== nickel ==
// div_unit
module div_unit
(
    input  logic        clk,
    input  logic        rst,
    input  logic        issue,           
    input  logic [2:0]  funct3,          
    input  logic [6:0]  opcode,
    input  logic [4:0]  rd,
    input  logic [5:0]  pd,
    input  logic [2:0]  rob_idx,
    input  logic [31:0] pc,
    input  logic [31:0] ps1_value,
    input  logic [31:0] ps2_value,
    output logic        ready,           
    input  logic        cdb_dequeue,     
    output logic        res_valid,
    output logic [4:0]  res_rd,
    output logic [5:0]  res_pd,
    output logic [2:0]  res_rob_idx,
    output logic [31:0] res_value,
    output logic [31:0] res_rs1_value,
    output logic [31:0] res_rs2_value,
    output logic [31:0] res_pc,
    output logic [31:0] res_pc_next,
    output logic [6:0]  res_opcode
);
rv32i_types::rs_to_div_t rs;
rv32i_types::cdb_entry_t res;
always_comb begin
    rs               = '0;
    rs.valid         = issue;
    rs.funct3        = funct3;
    rs.opcode        = opcode;
    rs.rd            = rd;
    rs.pd            = pd;
    rs.rob_entry_idx = rob_idx;
    rs.pc            = pc;
end
divider_exec div (
    .rs_to_div                  (rs),
    .ps1_value                  (ps1_value),
    .ps2_value                  (ps2_value),
    .clk                        (clk),
    .rst                        (rst),
    .cdb_arb_dequeue            (cdb_dequeue),
    .res_station_select_from_RS (issue),
    .div_queue_result           (res),
    .div_queue_is_full_to_CDB   (res_valid),
    .div_is_ready_to_RS         (ready)
);
assign res_rd        = res.rd;
assign res_pd        = res.pd;
assign res_rob_idx   = res.rob_entry_idx;
assign res_value     = res.value;
assign res_rs1_value = res.rs1_value;
assign res_rs2_value = res.rs2_value;
assign res_pc        = res.pc;
assign res_pc_next   = res.calculated_pc_next;
assign res_opcode    = res.opcode;
endmodule
Size in the first run: ~2500 cells after synthesis, ~260 flip-flops, ~310 I/O pins, roughly 19000 um2 of cells after synthesis.
clock: 3.93 ns
lec_check: 0
abc_area: 1
cap_margin: 0
cell_pad_in_sites_detail_placement: 2
core_margin: 2
core_utilization: 62
cts_cluster_diameter: 290
cts_cluster_size: 98
gpl_routability_driven: 0
gpl_timing_driven: 0
max_routing_layer: met4
min_routing_layer: met2
place_density: 0.68
slew_margin: 20
tns_end_percent: 40
run.sh (not shown) runs the stock make flow with config.mk's settings and CLKGATE_MAP_FILE=.
No final results exist for nickel, since it was stopped by error DPL-0033 during detailed placement (3_5_place_dp).
Input-level comparison between tundra and nickel:
- a change of CAP_MARGIN from 0 to 20
- an added HOLD_SLACK_MARGIN of 0.29
- a deleted CTS_CLUSTER_DIAMETER that had been 290
- a deleted ABC_AREA that had been 1
- a change of CORE_UTILIZATION from 62 to 67
- a deleted MIN_ROUTING_LAYER that had been met2
- a deleted MAX_ROUTING_LAYER that had been met4
- a change of CTS_CLUSTER_SIZE from 98 to 37
- a deleted PLACE_DENSITY that had been 0.68
- a deleted CELL_PAD_IN_SITES_DETAIL_PLACEMENT that had been 2
- a deleted TNS_END_PERCENT that had been 40
- a deleted GPL_ROUTABILITY_DRIVEN that had been 0
- a deleted GPL_TIMING_DRIVEN that had been 0
- a change of the clock period (ns, I/O delays scaled along) from 3.93 to 3.72
==> results <==
Of nickel and tundra, none finishes clean.
The log for nickel ends in detailed placement (3_5_place_dp) with error DPL-0033, so the run never completed.
In the tables for nickel and tundra, post-synthesis sequential area ratio reads lower with nickel.
Between nickel and tundra, mean post-synth cell area increased.
Higher chip area estimate from yosys synthesis among nickel and tundra: nickel
Taking nickel as the reference, in tundra total die size fell about 17%, post-synthesis xor/xnor area fraction shows an increase of 4.2 points.
Row proportion of synthesized area in mux cells: tundra higher / nickel lower
Higher standard-cell row count among nickel and tundra: nickel
### tundra -> zinc
- changing CORE_UTILIZATION from 67 to 70
- changing CAP_MARGIN from 20 to 40
- setting SETUP_SLACK_MARGIN to 0.31 for the first time
- removing HOLD_SLACK_MARGIN (formerly 0.29)
- setting PLACE_DENSITY to 0.8 for the first time
- setting GPL_TIMING_DRIVEN to 1 for the first time
- setting TNS_END_PERCENT to 55 for the first time
- changing the clock period (ns, I/O delays scaled along) from 3.72 to 4.88
### Flow results
Last element of the critical path: res_value[31] -> zinc, res_value[26] -> tundra
Setup slack: zinc better than tundra
Taking tundra as the reference point, the power in combinational cells of zinc falls by 30%.
Final weighted congestion of routability-driven global placement, zinc and tundra: larger value in zinc
zinc ended with more highest cell delay on the worst timing path than tundra.
Per the comparison of zinc with tundra, overall global routing resource usage increased 0.57 points, number of filler instances in the final layout now smaller.
The flow completed for zinc, but it is not clean: the layout still shows setup timing.
> inputs changed (zinc -> amber)
- GPL_TIMING_DRIVEN removed (was 1)
- CORE_UTILIZATION changed from 70 to 72
- CAP_MARGIN changed from 40 to 10
- SETUP_SLACK_MARGIN changed from 0.31 to -0.36
- CTS_CLUSTER_SIZE removed (was 37)
- PLACE_DENSITY removed (was 0.8)
- TNS_END_PERCENT removed (was 55)
- the clock period (ns, I/O delays scaled along) changed from 4.88 to 3.59
==> results <==
What ended amber was a tool error in global routing (5_1_grt); the run never finished. Diff zinc -> amber: area of the mapped netlist ~0 delta, effective utilization at floorplan climbed 0.86 points. Re Yosys chip area: no difference whatsoever between amber and zinc. There was hardly any difference in number of enable-type register cells in the synthesized netlist between zinc and amber. Diff zinc -> amber: count of cells resized by post-cts repair +69, area of the die has decreased, clock buffer count from CTS down about 3.4%.

Starting RTL as in the previous note.
clock: 5.5 ns
lec_check: 0
cap_margin: 35
cell_pad_in_sites_global_placement: 3
core_margin: 2
core_utilization: 40
cts_cluster_diameter: 305
max_routing_layer: met4
place_density: 0.6
slew_margin: 0
The first run produced a clean layout.
Rerun with:
Settings changed: CAP_MARGIN 35 to 20, CELL_PAD_IN_SITES_GLOBAL_PLACEMENT 3 to default, CORE_UTILIZATION 40 to 21, CTS_CLUSTER_DIAMETER 305 to default, MAX_ROUTING_LAYER met4 to default, SLEW_MARGIN 0 to 20.
Clock period 5.5 ns to 5.38 ns, I/O delays scaled along.
Clock power barely changes. Total power rises by 2.2%. Routed wire length rises by 3.7%. Final cell count rises by 21%. Hold slack gets better by 3.3 ps. Non-clock buffer count rises by 3. First-iteration DRC count rises by 54%. Via count hardly moves.

Starting RTL as in the previous note.
// div_unit
module div_unit
(
    input  logic        clk,
    input  logic        rst,
    input  logic        issue,           
    input  logic [2:0]  funct3,          
    input  logic [6:0]  opcode,
    input  logic [4:0]  rd,
    input  logic [5:0]  pd,
    input  logic [2:0]  rob_idx,
    input  logic [31:0] pc,
    input  logic [31:0] ps1_value,
    input  logic [31:0] ps2_value,
    output logic        ready,           
    input  logic        cdb_dequeue,     
    output logic        res_valid,
    output logic [4:0]  res_rd,
    output logic [5:0]  res_pd,
    output logic [2:0]  res_rob_idx,
    output logic [31:0] res_value,
    output logic [31:0] res_rs1_value,
    output logic [31:0] res_rs2_value,
    output logic [31:0] res_pc,
    output logic [31:0] res_pc_next,
    output logic [6:0]  res_opcode
);
Settings: LEC_CHECK=0, ABC_AREA=0, CAP_MARGIN=20, CORE_ASPECT_RATIO=0.5, CORE_MARGIN=2, CORE_UTILIZATION=72, CTS_CLUSTER_DIAMETER=374, CTS_CLUSTER_SIZE=95, PLACE_DENSITY=0.44, SLEW_MARGIN=20, TNS_END_PERCENT=10; clock period 2.99 ns.
The first run died in global routing (GRT-0232).
Then changed:
ABC_AREA = 1   (was 0)
CORE_ASPECT_RATIO = default   (was 0.5)
CORE_UTILIZATION = 67   (was 72)
CTS_CLUSTER_DIAMETER = default   (was 374)
CTS_CLUSTER_SIZE = 37   (was 95)
HOLD_SLACK_MARGIN = 0.29   (was default)
PLACE_DENSITY = default   (was 0.44)
SETUP_SLACK_MARGIN = 0.05   (was default)
TNS_END_PERCENT = default   (was 10)
clock period = 3.32 ns   (was 2.99 ns; I/O delays follow)
Result:
- This time the run completed and failed the layout checks on negative setup slack
- die size climbs by about a fifth
- synthesized cell count climbs by well over a third
- area after synthesis climbs by roughly a tenth

run A:
Starting RTL as in the previous note.
Settings: LEC_CHECK=0, CAP_MARGIN=40, CORE_MARGIN=2, CORE_UTILIZATION=70, CTS_CLUSTER_DIAMETER=43, CTS_CLUSTER_SIZE=31, GPL_TIMING_DRIVEN=1, PLACE_DENSITY_LB_ADDON=0.28, SETUP_SLACK_MARGIN=-0.02, SLEW_MARGIN=20, TNS_END_PERCENT=55; clock period 4.2 ns.
Run A: flow complete, layout not clean; failing: setup timing
The inputs of run B differ from those of run A as listed below.
# run A
export LEC_CHECK = 0
export CAP_MARGIN = 40
export CORE_MARGIN = 2
export CORE_UTILIZATION = 70
export CTS_CLUSTER_DIAMETER = 43
export CTS_CLUSTER_SIZE = 31
export GPL_TIMING_DRIVEN = 1
export PLACE_DENSITY_LB_ADDON = 0.28
export SETUP_SLACK_MARGIN = -0.02
export SLEW_MARGIN = 20
export TNS_END_PERCENT = 55
create_clock -name core_clock -period 4.2 [get_ports {clk}]
# run B
export LEC_CHECK = 0
export CAP_MARGIN = 20
export CORE_MARGIN = 2
export CORE_UTILIZATION = 40
export PLACE_DENSITY = 0.6
export SLEW_MARGIN = 20
create_clock -name core_clock -period 5.38 [get_ports {clk}]
--- outcome ---
- Sort run A and run B by final worst slack, ascending, and run A comes first.
- In run B, the wire length on met1 came out 12% above the value in run A.
- Diff run B..run A | worst-case hold slack | negligible
- Compared with run A, run B shows a number of global-route vias before repair that is 2534 lower.
- The average via count per standard cell reported for run B is smaller than that of run A by about 20%.
- [run B] die area rose 18000 um2 relative to run A
- Part of the cycle the worst path needs on run B is down relative to run A.
- In summary, run B completed successfully, with a layout that passed the timing, DRC and antenna checks.
- Worst endpoint data arrival time: run B vs run A up 0.02 ns
- Diff run A -> run B: portion of total power attributed to combinational logic now sits lower, total power went down by 2.4 mW.
Changes in run C relative to run B:
# run B
export LEC_CHECK = 0
export CAP_MARGIN = 20
export CORE_MARGIN = 2
export CORE_UTILIZATION = 40
export PLACE_DENSITY = 0.6
export SLEW_MARGIN = 20
create_clock -name core_clock -period 5.38 [get_ports {clk}]
# run C
export LEC_CHECK = 0
export ABC_AREA = 1
export CAP_MARGIN = 20
export CORE_MARGIN = 2
export CORE_UTILIZATION = 70
export CTS_CLUSTER_SIZE = 37
export HOLD_SLACK_MARGIN = 0.29
export SETUP_SLACK_MARGIN = 0.92
export SLEW_MARGIN = 20
create_clock -name core_clock -period 3.1 [get_ports {clk}]
[summary]
- Run C vs. run B: number of placement rows went down by 15.
- When run C is set beside run B, its total die size turns out to be 35% smaller.
- Xor and xnor fraction of the mapped netlist area for run C is lower than for run B.
- Yosys stat chip area is higher on run C
- Run C: cell total in the yosys stat output higher than run B
- Run C did not finish; the tool stopped in 5_1_grt with error GRT-0116.
### run C -> run D
# run C
export LEC_CHECK = 0
export ABC_AREA = 1
export CAP_MARGIN = 20
export CORE_MARGIN = 2
export CORE_UTILIZATION = 70
export CTS_CLUSTER_SIZE = 37
export HOLD_SLACK_MARGIN = 0.29
export SETUP_SLACK_MARGIN = 0.92
export SLEW_MARGIN = 20
create_clock -name core_clock -period 3.1 [get_ports {clk}]
# run D
export LEC_CHECK = 0
export ABC_AREA = 0
export CAP_MARGIN = 20
export CORE_MARGIN = 2
export CORE_UTILIZATION = 70
export CTS_CLUSTER_DIAMETER = 201
export CTS_CLUSTER_SIZE = 36
export HOLD_SLACK_MARGIN = -0.08
export PLACE_DENSITY = 0.95
export SETUP_SLACK_MARGIN = 0.89
export SLEW_MARGIN = 20
create_clock -name core_clock -period 3.23 [get_ports {clk}]
Sequential cell area fraction in the yosys report delta for run D relative to run C: 4.9 points higher. Run D never completed; the flow aborted with a tool error in 5_1_grt. Compared with run C, area after synthesis in run D decreased by more than 10%. Run D ends up with a floorplan utilization that is 1.0 points higher than in run C.
Relative to run D, the following input files were edited for run E:
# run D
export LEC_CHECK = 0
export ABC_AREA = 0
export CAP_MARGIN = 20
export CORE_MARGIN = 2
export CORE_UTILIZATION = 70
export CTS_CLUSTER_DIAMETER = 201
export CTS_CLUSTER_SIZE = 36
export HOLD_SLACK_MARGIN = -0.08
export PLACE_DENSITY = 0.95
export SETUP_SLACK_MARGIN = 0.89
export SLEW_MARGIN = 20
create_clock -name core_clock -period 3.23 [get_ports {clk}]
# run E
export LEC_CHECK = 0
export CAP_MARGIN = 20
export CORE_MARGIN = 2
export CORE_UTILIZATION = 64
export SLEW_MARGIN = 20
create_clock -name core_clock -period 3.72 [get_ports {clk}]
Notes after the runs:
What the final checks of run E revealed, after a flow that finished every stage, was a layout that fails on setup timing.
Looking at die height across run D and run E, the one that comes out higher is run E.
[run E vs run D] worst setup slack after placement: higher in run E
Compared run E vs run D, and die extent in x is up in run E.
Run D has higher total instance count after detailed placement than run E.
Compared with run D, run E shows core area higher by about 10%.
diff inputs: run E => run F
# run E
export LEC_CHECK = 0
export CAP_MARGIN = 20
export CORE_MARGIN = 2
export CORE_UTILIZATION = 64
export SLEW_MARGIN = 20
create_clock -name core_clock -period 3.72 [get_ports {clk}]
# run F
export LEC_CHECK = 0
export CAP_MARGIN = 20
export CELL_PAD_IN_SITES_GLOBAL_PLACEMENT = 2
export CORE_MARGIN = 2
export CORE_UTILIZATION = 40
export CTS_CLUSTER_DIAMETER = 110
export PLACE_DENSITY_LB_ADDON = 0.19
export SETUP_SLACK_MARGIN = 0.23
export SLEW_MARGIN = 20
create_clock -name core_clock -period 5.5 [get_ports {clk}]
==> results <==
Lower largest vdd supply drop was reported by run F, not run E.
Both conditions hold for run F: the flow ran to the end and the final layout passed the timing, DRC and antenna checks.
STATUS setup slack: run F wins against run E
Measured against each other, run F and run E differ in source-to-sink clock delay at the later pin of the worst-skew pair, the lower figure coming from run F.

Starting RTL as in the previous note.
==> flow/config.mk <==
export PLATFORM = sky130hd
export DESIGN_NAME = div_unit
export DESIGN_NICKNAME = div_unit
export VERILOG_FILES = /design/flow/design.v
export SDC_FILE = /design/flow/constraint.sdc
export NUM_CORES = 4
export LEC_CHECK = 0
export ABC_AREA = 1
export CAP_MARGIN = 15
export CELL_PAD_IN_SITES_DETAIL_PLACEMENT = 0
export CELL_PAD_IN_SITES_GLOBAL_PLACEMENT = 3
export CORE_MARGIN = 6
export CORE_UTILIZATION = 70
export CTS_CLUSTER_DIAMETER = 363
export CTS_CLUSTER_SIZE = 23
export GPL_ROUTABILITY_DRIVEN = 1
export GPL_TIMING_DRIVEN = 1
export HOLD_SLACK_MARGIN = -0.05
export PLACE_DENSITY_LB_ADDON = 0.02
export SETUP_SLACK_MARGIN = 0.71
export SLEW_MARGIN = 20
export TNS_END_PERCENT = 35
==> flow/constraint.sdc <==
create_clock -name core_clock -period 5.58 [get_ports {clk}]
set_input_delay 1.1160 -clock core_clock [delete_from_list [all_inputs] [get_ports {clk}]]
set_output_delay 1.1160 -clock core_clock [all_outputs]
set_load 0.01 [all_outputs]
The baseline aborted during global placement without I/O (3_1_place_gp_skip_io) (FLW-0024).
Rerun with:
ABC_AREA = unset   (was 1)
CAP_MARGIN = 20   (was 15)
CELL_PAD_IN_SITES_DETAIL_PLACEMENT = unset   (was 0)
CELL_PAD_IN_SITES_GLOBAL_PLACEMENT = unset   (was 3)
CORE_MARGIN = 2   (was 6)
CORE_UTILIZATION = 72   (was 70)
CTS_CLUSTER_DIAMETER = unset   (was 363)
CTS_CLUSTER_SIZE = unset   (was 23)
GPL_ROUTABILITY_DRIVEN = unset   (was 1)
GPL_TIMING_DRIVEN = unset   (was 1)
HOLD_SLACK_MARGIN = unset   (was -0.05)
PLACE_DENSITY_LB_ADDON = unset   (was 0.02)
SETUP_SLACK_MARGIN = -0.36   (was 0.71)
TNS_END_PERCENT = unset   (was 35)
clock period = 3.7 ns   (was 5.58 ns; I/O delays follow)
Now the flow finished with negative setup slack left.
Die size decreases by about a fifth.
Area after synthesis decreases by roughly a tenth.
Synthesized cell count decreases by a quarter to a third.
Power and IR drop assume default switching activity.
